==> flow/design.v <==
module CS(clk, reset, X, Y);
	input clk, reset; 
	input [7:0] X;
	output [9:0] Y;
	reg [9:0] X1,X2, X3, X4, X5, X6, X7, X8, X9;
	wire[9:0] avg_w;
	reg [9:0] avg;
	reg [9:0] appr;
	wire[9:0] Y_keep_w;
	reg [9:0] Y;
	reg [12:0] avg_dividend;
	reg [12:0] Y_dividend;
	reg [12:0] total_num;
	reg [9:0] least;
	wire [12:0] avg_dis = 13'd9;
	wire [12:0] Y_dis = 13'd8;
	always @(negedge clk) begin
		if(reset) begin
			X1 <= 0; X2 <= 0; X3 <= 0; X4 <= 0; X5 <= 0; X6 <= 0; X7 <= 0; X8 <= 0; X9 <= 0;
			avg_dividend <= 0;
			total_num <= 0;
		end  
		else begin 
			if (total_num < 9)
				total_num <= total_num + 1;
			X1 <= X2;
			X2 <= X3;
			X3 <= X4;
			X4 <= X5;
			X5 <= X6;
			X6 <= X7;
			X7 <= X8;
			X8 <= X9;
			X9 <= X;
			avg_dividend <= X2+X3+X4+X5+X6+X7+X8+X9+X; 	
		end  
	end  
	calc c1(avg_dividend, avg_dis, avg_w);
	always @(*) begin
		avg = avg_w;
		appr = X1;
		least = 1000;
		if( (avg >= X1) && (avg - X1) < least) begin
			appr = X1;
			least = avg - X1;
		end
		if(avg >= X2 && (avg - X2) < least) begin
			appr = X2;
			least = avg - X2;
		end
		if(avg >= X3 && (avg - X3) < least) begin
			appr = X3;
			least = avg - X3;
		end
		if(avg >= X4 && (avg - X4) < least) begin
			appr = X4;
			least = avg - X4;
		end
		if(avg >= X5 && (avg - X5) < least) begin
			appr = X5;
			least = avg - X5;
		end
		if(avg >= X6 && (avg - X6) < least) begin
			appr = X6;
			least = avg - X6;
		end
		if(avg >= X7 && (avg - X7) < least) begin
			appr = X7;
			least = avg - X7;
		end
		if(avg >= X8 && (avg - X8) < least) begin
			appr = X8;
			least = avg - X8;
		end
		if(avg >= X9 && (avg - X9) < least) begin
			appr = X9;
			least = avg - X9;
		end
		Y_dividend = avg_dividend + avg_dis*appr;
	end  
	calc c2(Y_dividend, Y_dis, Y_keep_w);	
	always @(posedge clk) begin
		if (total_num >= 9)
			Y <= Y_keep_w;
	end 
endmodule
module  calc
    #(parameter width=13)   
	(dividend, divisor, merchant);
	input [width-1:0]       dividend;   
	input [width-1:0]       divisor;   
	output [width-1:0]      merchant;   
	reg [width-1:0]     	temp_dividend;  
	reg [width-1:0]      	temp_divisor;  
	reg [2*width-1:0]    	temp_did;
	reg [2*width-1:0]   	temp_dis;
	reg [width-1:0]      	merchant;   
	reg [width-1:0]      	remainder;   
	integer 		i;
    always @(*) begin
		temp_dividend = dividend;
		temp_divisor = divisor;	
	end
    always @(*) begin
		temp_did = {{width{1'b0}}, temp_dividend};
		temp_dis = {temp_divisor, {width{1'b0}}};
		for(i = 0; i < width; i = i +1) begin
			temp_did = temp_did << 1;
			if(temp_did >= temp_dis) 
				temp_did = temp_did - temp_dis + 1'b1;
			else 
				temp_did = temp_did;
		end  
		merchant = temp_did[width-1:0];
		remainder = temp_did[width*2-1: width];
	end  
endmodule
make LEC_CHECK=0 CAP_MARGIN=20 CELL_PAD_IN_SITES_GLOBAL_PLACEMENT=0 CORE_MARGIN=2 CORE_UTILIZATION=72 CTS_CLUSTER_SIZE=81 GPL_ROUTABILITY_DRIVEN=0 MAX_ROUTING_LAYER=met4 PLACE_DENSITY_LB_ADDON=0.04 SETUP_SLACK_MARGIN=-2.0 SLEW_MARGIN=20 TNS_END_PERCENT=60 finish   # period 63.8 ns
run.sh (not shown) runs the stock make flow with config.mk's settings and CLKGATE_MAP_FILE=.
The starting point finished but fails on negative setup slack.
Edit:
==> flow/config.mk (replaced) <==
export PLATFORM = sky130hd
export DESIGN_NAME = CS
export DESIGN_NICKNAME = CS
export VERILOG_FILES = /design/flow/design.v
export SDC_FILE = /design/flow/constraint.sdc
export NUM_CORES = 4
export LEC_CHECK = 0
export ABC_AREA = 1
export CAP_MARGIN = 20
export CELL_PAD_IN_SITES_GLOBAL_PLACEMENT = 0
export CORE_ASPECT_RATIO = 0.5
export CORE_MARGIN = 5
export CORE_UTILIZATION = 41
export CTS_CLUSTER_DIAMETER = 157
export CTS_CLUSTER_SIZE = 98
export GPL_ROUTABILITY_DRIVEN = 0
export MAX_ROUTING_LAYER = met4
export PLACE_DENSITY_LB_ADDON = 0.04
export SETUP_SLACK_MARGIN = -1.89
export SLEW_MARGIN = 20
export TNS_END_PERCENT = 5
After rerunning: The changed run completed without violations; final cell count rose by about 18%; design area fell by about 7%; hold slack loses 0.036 ns; area after synthesis fell by about 2.2%; sequential share of layout area rose by 0.90 points; count of clock-buffer cells in the layout stays the same; critical path depth rose by 44.

tundra:
Starts from the design.v that is shown in full above.
Settings: LEC_CHECK=0, CAP_MARGIN=25, CELL_PAD_IN_SITES_DETAIL_PLACEMENT=1, CELL_PAD_IN_SITES_GLOBAL_PLACEMENT=2, CORE_ASPECT_RATIO=0.99, CORE_MARGIN=4, CORE_UTILIZATION=29, CTS_CLUSTER_DIAMETER=57, CTS_CLUSTER_SIZE=33, MIN_ROUTING_LAYER=met2, PLACE_DENSITY=0.93, SETUP_SLACK_MARGIN=5.0, SLEW_MARGIN=20, TNS_END_PERCENT=95; clock period 73.5 ns.
tundra ran to completion and came out clean on the timing, DRC and antenna checks.
What lagoon does differently from tundra at the input level:
# tundra
export LEC_CHECK = 0
export CAP_MARGIN = 25
export CELL_PAD_IN_SITES_DETAIL_PLACEMENT = 1
export CELL_PAD_IN_SITES_GLOBAL_PLACEMENT = 2
export CORE_ASPECT_RATIO = 0.99
export CORE_MARGIN = 4
export CORE_UTILIZATION = 29
export CTS_CLUSTER_DIAMETER = 57
export CTS_CLUSTER_SIZE = 33
export MIN_ROUTING_LAYER = met2
export PLACE_DENSITY = 0.93
export SETUP_SLACK_MARGIN = 5.0
export SLEW_MARGIN = 20
export TNS_END_PERCENT = 95
create_clock -name core_clock -period 73.5 [get_ports {clk}]
# lagoon
export LEC_CHECK = 0
export CAP_MARGIN = 20
export CORE_MARGIN = 2
export CORE_UTILIZATION = 53
export CTS_CLUSTER_DIAMETER = 312
export SETUP_SLACK_MARGIN = 5.0
export SLEW_MARGIN = 20
create_clock -name core_clock -period 70.0 [get_ports {clk}]
### Flow results
- Sort tundra and lagoon by critical path depth, descending, and lagoon comes first.
- lagoon -> tundra: max-capacitance violation count delta 0, exact match
- lagoon does worse than tundra on worst hold margin.
- The cell area was comparable across tundra and lagoon.
- Lower total vias in the final route was reported by lagoon, not tundra.
- Between tundra and lagoon, the growth of design area from synthesis to finish does not differ in any meaningful way.
- Looking at the reports, lagoon completed the entire flow and the layout it produced met the timing, DRC and antenna checks.
Input changes introduced in yarrow (baseline for comparison: lagoon):
# lagoon
export LEC_CHECK = 0
export CAP_MARGIN = 20
export CORE_MARGIN = 2
export CORE_UTILIZATION = 53
export CTS_CLUSTER_DIAMETER = 312
export SETUP_SLACK_MARGIN = 5.0
export SLEW_MARGIN = 20
create_clock -name core_clock -period 70.0 [get_ports {clk}]
# yarrow
export LEC_CHECK = 0
export ABC_AREA = 0
export CAP_MARGIN = 20
export CORE_ASPECT_RATIO = 1.19
export CORE_MARGIN = 5
export CORE_UTILIZATION = 59
export CTS_CLUSTER_DIAMETER = 291
export CTS_CLUSTER_SIZE = 98
export PLACE_DENSITY = 0.42
export SLEW_MARGIN = 20
export TNS_END_PERCENT = 15
create_clock -name core_clock -period 70.0 [get_ports {clk}]
### Flow results
Changes observed in yarrow relative to lagoon: synthesis-to-layout area growth went down by 18 points, count of fill cells added during filler insertion went down by 3.4%. [compare] base=lagoon new=yarrow: met3 wirelength from detailed routing has decreased; number of standard-cell rows in the floorplan has increased; count of flip-flops with a built-in enable after synthesis has remained practically unchanged; final design area excluding fillers has decreased. | buffer count excluding the clock tree in the final layout | yarrow vs lagoon | 63% lower |. From lagoon to yarrow the numbers moved as follows: initial core utilization rose 6.2 points.
Changes in sierra relative to yarrow:
# yarrow
export LEC_CHECK = 0
export ABC_AREA = 0
export CAP_MARGIN = 20
export CORE_ASPECT_RATIO = 1.19
export CORE_MARGIN = 5
export CORE_UTILIZATION = 59
export CTS_CLUSTER_DIAMETER = 291
export CTS_CLUSTER_SIZE = 98
export PLACE_DENSITY = 0.42
export SLEW_MARGIN = 20
export TNS_END_PERCENT = 15
create_clock -name core_clock -period 70.0 [get_ports {clk}]
# sierra
export LEC_CHECK = 0
export CAP_MARGIN = 20
export CORE_MARGIN = 2
export CORE_UTILIZATION = 40
export SLEW_MARGIN = 20
create_clock -name core_clock -period 70.0 [get_ports {clk}]
Findings:
Looking at final cell count across sierra and yarrow, the one that comes out lower is yarrow.
met5 as the highest layer used for signal routing was reported by yarrow, and met4 by sierra.
Biggest fanout along the worst timing path, sierra and yarrow: larger value in yarrow
Side by side, total global routing track utilization turned out lower in sierra than in yarrow.

RTL: the design.v shown in full above, as it stands there.
export LEC_CHECK = 0
export ABC_AREA = 1
export CAP_MARGIN = 20
export CELL_PAD_IN_SITES_GLOBAL_PLACEMENT = 0
export CORE_MARGIN = 5
export CORE_UTILIZATION = 41
export CTS_CLUSTER_DIAMETER = 157
export CTS_CLUSTER_SIZE = 88
export GPL_ROUTABILITY_DRIVEN = 0
export MAX_ROUTING_LAYER = met4
export PLACE_DENSITY_LB_ADDON = 0.04
export SETUP_SLACK_MARGIN = -1.89
export SLEW_MARGIN = 20
export TNS_END_PERCENT = 5
create_clock -name core_clock -period 63.8 [get_ports {clk}]
==> next run, changes <==
--- a/flow/config.mk
+++ b/flow/config.mk
@@ -8 +7,0 @@
-export ABC_AREA = 1
@@ -11,4 +10,3 @@
-export CORE_MARGIN = 5
-export CORE_UTILIZATION = 41
-export CTS_CLUSTER_DIAMETER = 157
-export CTS_CLUSTER_SIZE = 88
+export CORE_MARGIN = 2
+export CORE_UTILIZATION = 70
+export CTS_CLUSTER_SIZE = 66
@@ -15,0 +14 @@
+export HOLD_SLACK_MARGIN = -0.08
@@ -17,2 +16,2 @@
-export PLACE_DENSITY_LB_ADDON = 0.04
-export SETUP_SLACK_MARGIN = -1.89
+export PLACE_DENSITY = 0.35
+export SETUP_SLACK_MARGIN = 5.0
@@ -20 +19 @@
-export TNS_END_PERCENT = 5
+export TNS_END_PERCENT = 60
With this change the flow stopped in global routing.
Die size drops by 43%.
Synthesized area climbs by 2.2%.
Synthesized cell count drops by 15%.
==> next run, changes <==
--- a/flow/config.mk
+++ b/flow/config.mk
@@ -10,2 +10,2 @@
-export CORE_MARGIN = 2
-export CORE_UTILIZATION = 70
+export CORE_MARGIN = 5
+export CORE_UTILIZATION = 34
@@ -14 +13,0 @@
-export HOLD_SLACK_MARGIN = -0.08
@@ -16 +15 @@
-export PLACE_DENSITY = 0.35
+export PLACE_DENSITY_LB_ADDON = 0.04
After rerunning: The changed run finished clean. Die area goes up by 110%. Synthesized area is unchanged. Synthesized cell count does not change.
==> next run, changes <==
--- a/flow/config.mk
+++ b/flow/config.mk
@@ -10,2 +10,3 @@
-export CORE_MARGIN = 5
-export CORE_UTILIZATION = 34
+export CORE_MARGIN = 2
+export CORE_UTILIZATION = 72
+export CTS_CLUSTER_DIAMETER = 359
@@ -13,0 +15 @@
+export HOLD_SLACK_MARGIN = -0.09
The changed run ended with an error in global routing on GRT-0232; synthesized area does not change; die area decreases by well over a third; synthesized cell count stays the same.
